==> inputs of v8 <==
// Cordic
module Cordic(
	input clk, 
	input [12:0] x_0,
	input [12:0] y_0,
	input [12:0] z_0,
	output [12:0] x_N,
	output [12:0] y_N,
	output [12:0] z_N
);
clock: 1.41 ns
lec_check: 0
abc_area: 1
cap_margin: 20
core_margin: 2
core_utilization: 72
cts_cluster_diameter: 374
cts_cluster_size: 100
setup_slack_margin: 0.42
slew_margin: 20
tns_end_percent: 5
run.sh (not shown) runs the stock make flow with config.mk's settings and CLKGATE_MAP_FILE=.
==> v35 (differences from v8) <==
==> flow/config.mk (replaced) <==
export PLATFORM = sky130hd
export DESIGN_NAME = Cordic
export DESIGN_NICKNAME = Cordic
export VERILOG_FILES = /design/flow/design.v
export SDC_FILE = /design/flow/constraint.sdc
export NUM_CORES = 4
export LEC_CHECK = 0
export ABC_AREA = 1
export CAP_MARGIN = 20
export CELL_PAD_IN_SITES_DETAIL_PLACEMENT = 0
export CORE_ASPECT_RATIO = 0.93
export CORE_MARGIN = 2
export CORE_UTILIZATION = 25
export MIN_ROUTING_LAYER = met2
export PLACE_DENSITY_LB_ADDON = 0.01
export SLEW_MARGIN = 40
==> flow/constraint.sdc (replaced) <==
create_clock -name core_clock -period 2.64 [get_ports {clk}]
set_input_delay 0.5280 -clock core_clock [delete_from_list [all_inputs] [get_ports {clk}]]
set_output_delay 0.5280 -clock core_clock [all_outputs]
set_load 0.01 [all_outputs]
==> v24 (differences from v8) <==
==> flow/config.mk (replaced) <==
export PLATFORM = sky130hd
export DESIGN_NAME = Cordic
export DESIGN_NICKNAME = Cordic
export VERILOG_FILES = /design/flow/design.v
export SDC_FILE = /design/flow/constraint.sdc
export NUM_CORES = 4
export LEC_CHECK = 0
export ABC_AREA = 1
export CAP_MARGIN = 35
export CORE_MARGIN = 7
export CORE_UTILIZATION = 40
export CTS_CLUSTER_DIAMETER = 23
export SETUP_SLACK_MARGIN = -0.09
export SLEW_MARGIN = 0
==> flow/constraint.sdc (replaced) <==
create_clock -name core_clock -period 2.5 [get_ports {clk}]
set_input_delay 0.5000 -clock core_clock [delete_from_list [all_inputs] [get_ports {clk}]]
set_output_delay 0.5000 -clock core_clock [all_outputs]
set_load 0.01 [all_outputs]
==> v17 (differences from v8) <==
==> flow/config.mk (replaced) <==
export PLATFORM = sky130hd
export DESIGN_NAME = Cordic
export DESIGN_NICKNAME = Cordic
export VERILOG_FILES = /design/flow/design.v
export SDC_FILE = /design/flow/constraint.sdc
export NUM_CORES = 4
export LEC_CHECK = 0
export CAP_MARGIN = 20
export CORE_MARGIN = 2
export CORE_UTILIZATION = 72
export PLACE_DENSITY_LB_ADDON = 0.24
export SETUP_SLACK_MARGIN = 0.68
export SLEW_MARGIN = 20
==> flow/constraint.sdc (replaced) <==
create_clock -name core_clock -period 3.45 [get_ports {clk}]
set_input_delay 0.6900 -clock core_clock [delete_from_list [all_inputs] [get_ports {clk}]]
set_output_delay 0.6900 -clock core_clock [all_outputs]
set_load 0.01 [all_outputs]
==> results <==
Total clock sinks: v24 389; v17 389; v8 -; v35 389
Setup TNS: v24 0 ns; v17 0 ns; v8 -; v35 0 ns
Hold slack: v24 0.310 ns; v17 0.327 ns; v8 -; v35 0.295 ns
Pin count of the biggest net entering global routing: v24 26; v17 33; v8 -; v35 25
Slowest stage cell, crit path: v24 sky130_fd_sc_hd__ha_2; v17 sky130_fd_sc_hd__o41a_1; v8 -; v35 sky130_fd_sc_hd__dfxtp_1
Proportion of cell area occupied by registers: v24 21.8%; v17 25.6%; v8 -; v35 22.4%
Number of maximum-capacitance violations: v24 0; v17 0; v8 -; v35 0
Setup crit start kind: v24 flip-flop; v17 flip-flop; v8 -; v35 flip-flop
Clk pin slew, worst setup/hold paths: v24 0.04 ns; v17 0.07 ns; v8 -; v35 0.06 ns
Post-place setup slack: v24 -0.0387 ns; v17 0.161 ns; v8 -1.18 ns; v35 -0.00580 ns
Cell area after layout: v24 0.0357 mm²; v17 0.0311 mm²; v8 -; v35 0.0348 mm²
1st-iter DRT viols: v24 1,259; v17 2,050; v8 -; v35 3,348
Register share after synthesis: v24 27.0%; v17 30.1%; v8 27.0%; v35 27.0%
Combinational gate count: v24 3,036; v17 2,225; v8 -; v35 3,036
Cell area after synthesis: v24 0.0288 mm²; v17 0.0259 mm²; v8 0.0288 mm²; v35 0.0288 mm²
Tally of filler cells in the layout: v24 7,027; v17 1,662; v8 -; v35 12.8k
Run status: v24 no timing/DRC/antenna violations; v17 no timing/DRC/antenna violations; v8 did not finish; v35 complete, but fails checks
Failing step: v24 -; v17 -; v8 clock tree synthesis (4_1_cts); v35 -
Layout check failures: v24 -; v17 -; v8 -; v35 DRC

==> run F: inputs <==
==> flow/design.v <==
`timescale 1ns / 1ps
module CordicMachine(
	input clk,
	input [12:0] x_0,
	input [12:0] y_0,
	input [12:0] z_0,
	input [31:0] stage,
	output reg [12:0] x_N,
	output reg [12:0] y_N,
	output reg [12:0] z_N
);
	reg [12:0] arctan [12:0];
	initial begin
	arctan[0] = 13'b0101101000000;
	arctan[1] = 13'b0011010100100;
	arctan[2] = 13'b0001110000010;
	arctan[3] = 13'b0000111001000;
	arctan[4] = 13'b0000011100100;
	arctan[5] = 13'b0000001110010;
	arctan[6] = 13'b0000000111001;
	arctan[7] = 13'b0000000011100;
	arctan[8] = 13'b0000000001110;
	arctan[9] = 13'b0000000000111;
	arctan[10] = 13'b0000000000011;
	arctan[11] = 13'b0000000000001;
	arctan[12] = 13'b0000000000000;
	end
	wire signed [12:0] x_s = x_0;
	wire signed [12:0] y_s = y_0;
	wire [12:0] x_sh = x_s >>> stage;
	wire [12:0] y_sh = y_s >>> stage;
	always @(posedge clk) begin
		if (stage != 10) begin
			x_N <= z_0[12] ? x_0 + y_sh : x_0 - y_sh;
			y_N <= z_0[12] ? y_0 - x_sh : y_0 + x_sh;
			z_N <= z_0[12] ? z_0 + arctan[stage] : z_0 - arctan[stage];
		end
	end
endmodule
`timescale 1ns / 1ps
module Cordic(
	input clk, 
	input [12:0] x_0,
	input [12:0] y_0,
	input [12:0] z_0,
	output [12:0] x_N,
	output [12:0] y_N,
	output [12:0] z_N
);
	wire [12:0] x0, y0, z0;
	wire [12:0] x1, y1, z1;
	wire [12:0] x2, y2, z2;
	wire [12:0] x3, y3, z3;
	wire [12:0] x4, y4, z4;
	wire [12:0] x5, y5, z5;
	wire [12:0] x6, y6, z6;
	wire [12:0] x7, y7, z7;
	wire [12:0] x8, y8, z8;
	wire [12:0] x9, y9, z9;
	CordicMachine C1 (.clk(clk), .x_0(x_0), .y_0(y_0), .z_0(z_0), .stage(0), .x_N(x0), .y_N(y0), .z_N(z0));
	CordicMachine C2 (.clk(clk), .x_0(x0), .y_0(y0), .z_0(z0), .stage(1), .x_N(x1), .y_N(y1), .z_N(z1));
	CordicMachine C3 (.clk(clk), .x_0(x1), .y_0(y1), .z_0(z1), .stage(2), .x_N(x2), .y_N(y2), .z_N(z2));
	CordicMachine C4 (.clk(clk), .x_0(x2), .y_0(y2), .z_0(z2), .stage(3), .x_N(x3), .y_N(y3), .z_N(z3));
	CordicMachine C5 (.clk(clk), .x_0(x3), .y_0(y3), .z_0(z3), .stage(4), .x_N(x4), .y_N(y4), .z_N(z4));
	CordicMachine C6 (.clk(clk), .x_0(x4), .y_0(y4), .z_0(z4), .stage(5), .x_N(x5), .y_N(y5), .z_N(z5));
	CordicMachine C7 (.clk(clk), .x_0(x5), .y_0(y5), .z_0(z5), .stage(6), .x_N(x6), .y_N(y6), .z_N(z6));
	CordicMachine C8 (.clk(clk), .x_0(x6), .y_0(y6), .z_0(z6), .stage(7), .x_N(x7), .y_N(y7), .z_N(z7));
	CordicMachine C9 (.clk(clk), .x_0(x7), .y_0(y7), .z_0(z7), .stage(8), .x_N(x8), .y_N(y8), .z_N(z8));
	CordicMachine C10 (.clk(clk), .x_0(x8), .y_0(y8), .z_0(z8), .stage(9), .x_N(x9), .y_N(y9), .z_N(z9));
	assign x_N = x9;
	assign y_N = y9;
	assign z_N = z9;
endmodule
==> flow/run.sh <==
#!/bin/bash
# the make line also repeats each setting of config.mk as NAME=value (left out here)
make -C /OpenROAD-flow-scripts/flow DESIGN_CONFIG=/design/flow/config.mk WORK_HOME=/design/flow/orfs CLKGATE_MAP_FILE= finish
==> flow/config.mk <==
export PLATFORM = sky130hd
export DESIGN_NAME = Cordic
export DESIGN_NICKNAME = Cordic
export VERILOG_FILES = /design/flow/design.v
export SDC_FILE = /design/flow/constraint.sdc
export NUM_CORES = 4
export LEC_CHECK = 0
export ABC_AREA = 1
export CAP_MARGIN = 20
export CORE_MARGIN = 2
export CORE_UTILIZATION = 72
export CTS_CLUSTER_DIAMETER = 374
export CTS_CLUSTER_SIZE = 10
export PLACE_DENSITY_LB_ADDON = 0.12
export SETUP_SLACK_MARGIN = 0.42
export SLEW_MARGIN = 20
export TNS_END_PERCENT = 5
==> flow/constraint.sdc <==
create_clock -name core_clock -period 1.41 [get_ports {clk}]
set_input_delay 0.2820 -clock core_clock [delete_from_list [all_inputs] [get_ports {clk}]]
set_output_delay 0.2820 -clock core_clock [all_outputs]
set_load 0.01 [all_outputs]
==> inputs of run X, as changes to run F <==
ABC_AREA = unset   (was 1)
CORE_UTILIZATION = 70   (was 72)
CTS_CLUSTER_DIAMETER = unset   (was 374)
CTS_CLUSTER_SIZE = 35   (was 10)
PLACE_DENSITY_LB_ADDON = unset   (was 0.12)
SETUP_SLACK_MARGIN = unset   (was 0.42)
TNS_END_PERCENT = unset   (was 5)
==> flow/constraint.sdc (replaced) <==
create_clock -name core_clock -period 2.9 [get_ports {clk}]
set_input_delay 0.5800 -clock core_clock [delete_from_list [all_inputs] [get_ports {clk}]]
set_output_delay 0.5800 -clock core_clock [all_outputs]
set_load 0.01 [all_outputs]
==> inputs of run Y, as changes to run F <==
ABC_AREA = unset   (was 1)
CAP_MARGIN = 25   (was 20)
CELL_PAD_IN_SITES_GLOBAL_PLACEMENT = 1   (was unset)
CORE_MARGIN = 5   (was 2)
CORE_UTILIZATION = 40   (was 72)
CTS_CLUSTER_DIAMETER = 107   (was 374)
CTS_CLUSTER_SIZE = unset   (was 10)
PLACE_DENSITY_LB_ADDON = unset   (was 0.12)
SETUP_SLACK_MARGIN = unset   (was 0.42)
TNS_END_PERCENT = unset   (was 5)
==> flow/constraint.sdc (replaced) <==
create_clock -name core_clock -period 3.2 [get_ports {clk}]
set_input_delay 0.6400 -clock core_clock [delete_from_list [all_inputs] [get_ports {clk}]]
set_output_delay 0.6400 -clock core_clock [all_outputs]
set_load 0.01 [all_outputs]
==> results <==
Run status: run X complete, but fails checks; run Y no timing/DRC/antenna violations; run F did not finish
Stage where the flow stopped: run X -; run Y -; run F clock tree synthesis
Reasons for failing layout checks: run X negative setup slack; run Y -; run F -
Cell with the largest stage delay on the worst path: run X sky130_fd_sc_hd__o41a_1; run Y sky130_fd_sc_hd__dfxtp_1; run F -
Transition at the pin with the smallest max-transition slack: run X 498 ps; run Y 551 ps; run F -
Worst Setup SP: run X C9.y_N[11]$_DFF_P_; run Y C8.y_N[9]$_DFF_P_; run F -
Vertical die dimension: run X 196 µm; run Y 264 µm; run F 204 µm
Placed cell count: run X 3513; run Y 3843; run F 5432
Launching point of the worst reg2reg path: run X C9.y_N[11]$_DFF_P_; run Y C8.y_N[9]$_DFF_P_; run F -
Maximum clock rate: run X 335 MHz; run Y 330 MHz; run F -
Total routed wire length on the met1 layer: run X 24400 µm; run Y 27500 µm; run F -
Number of warnings the tools reported: run X 61; run Y 58; run F -
Most used standard cell by instance count after synthesis: run X sky130_fd_sc_hd__dfxtp_1; run Y sky130_fd_sc_hd__dfxtp_1; run F sky130_fd_sc_hd__nand2_1
Post-CTS Setup Repair Bufs: run X 0; run Y 0; run F -
Post-route standard cell area excluding fillers: run X 0.0302 mm²; run Y 0.0299 mm²; run F -
Top cell class by occupied area: run X multi-input combinational cells; run Y multi-input combinational cells; run F -
Sequential area share after synthesis: run X 30.1%; run Y 30.1%; run F 27.0%
Clock slew seen by the registers of the worst setup and hold paths: run X 70 ps; run Y 60 ps; run F -
MUX area fraction: run X 1.62%; run Y 1.62%; run F 0.0695%
Initial antenna violation count: run X 0; run Y 0; run F -
Final cell count without fillers: run X 3604; run Y 3928; run F -
Final critical-path required period: run X 2990 ps; run Y 3030 ps; run F -
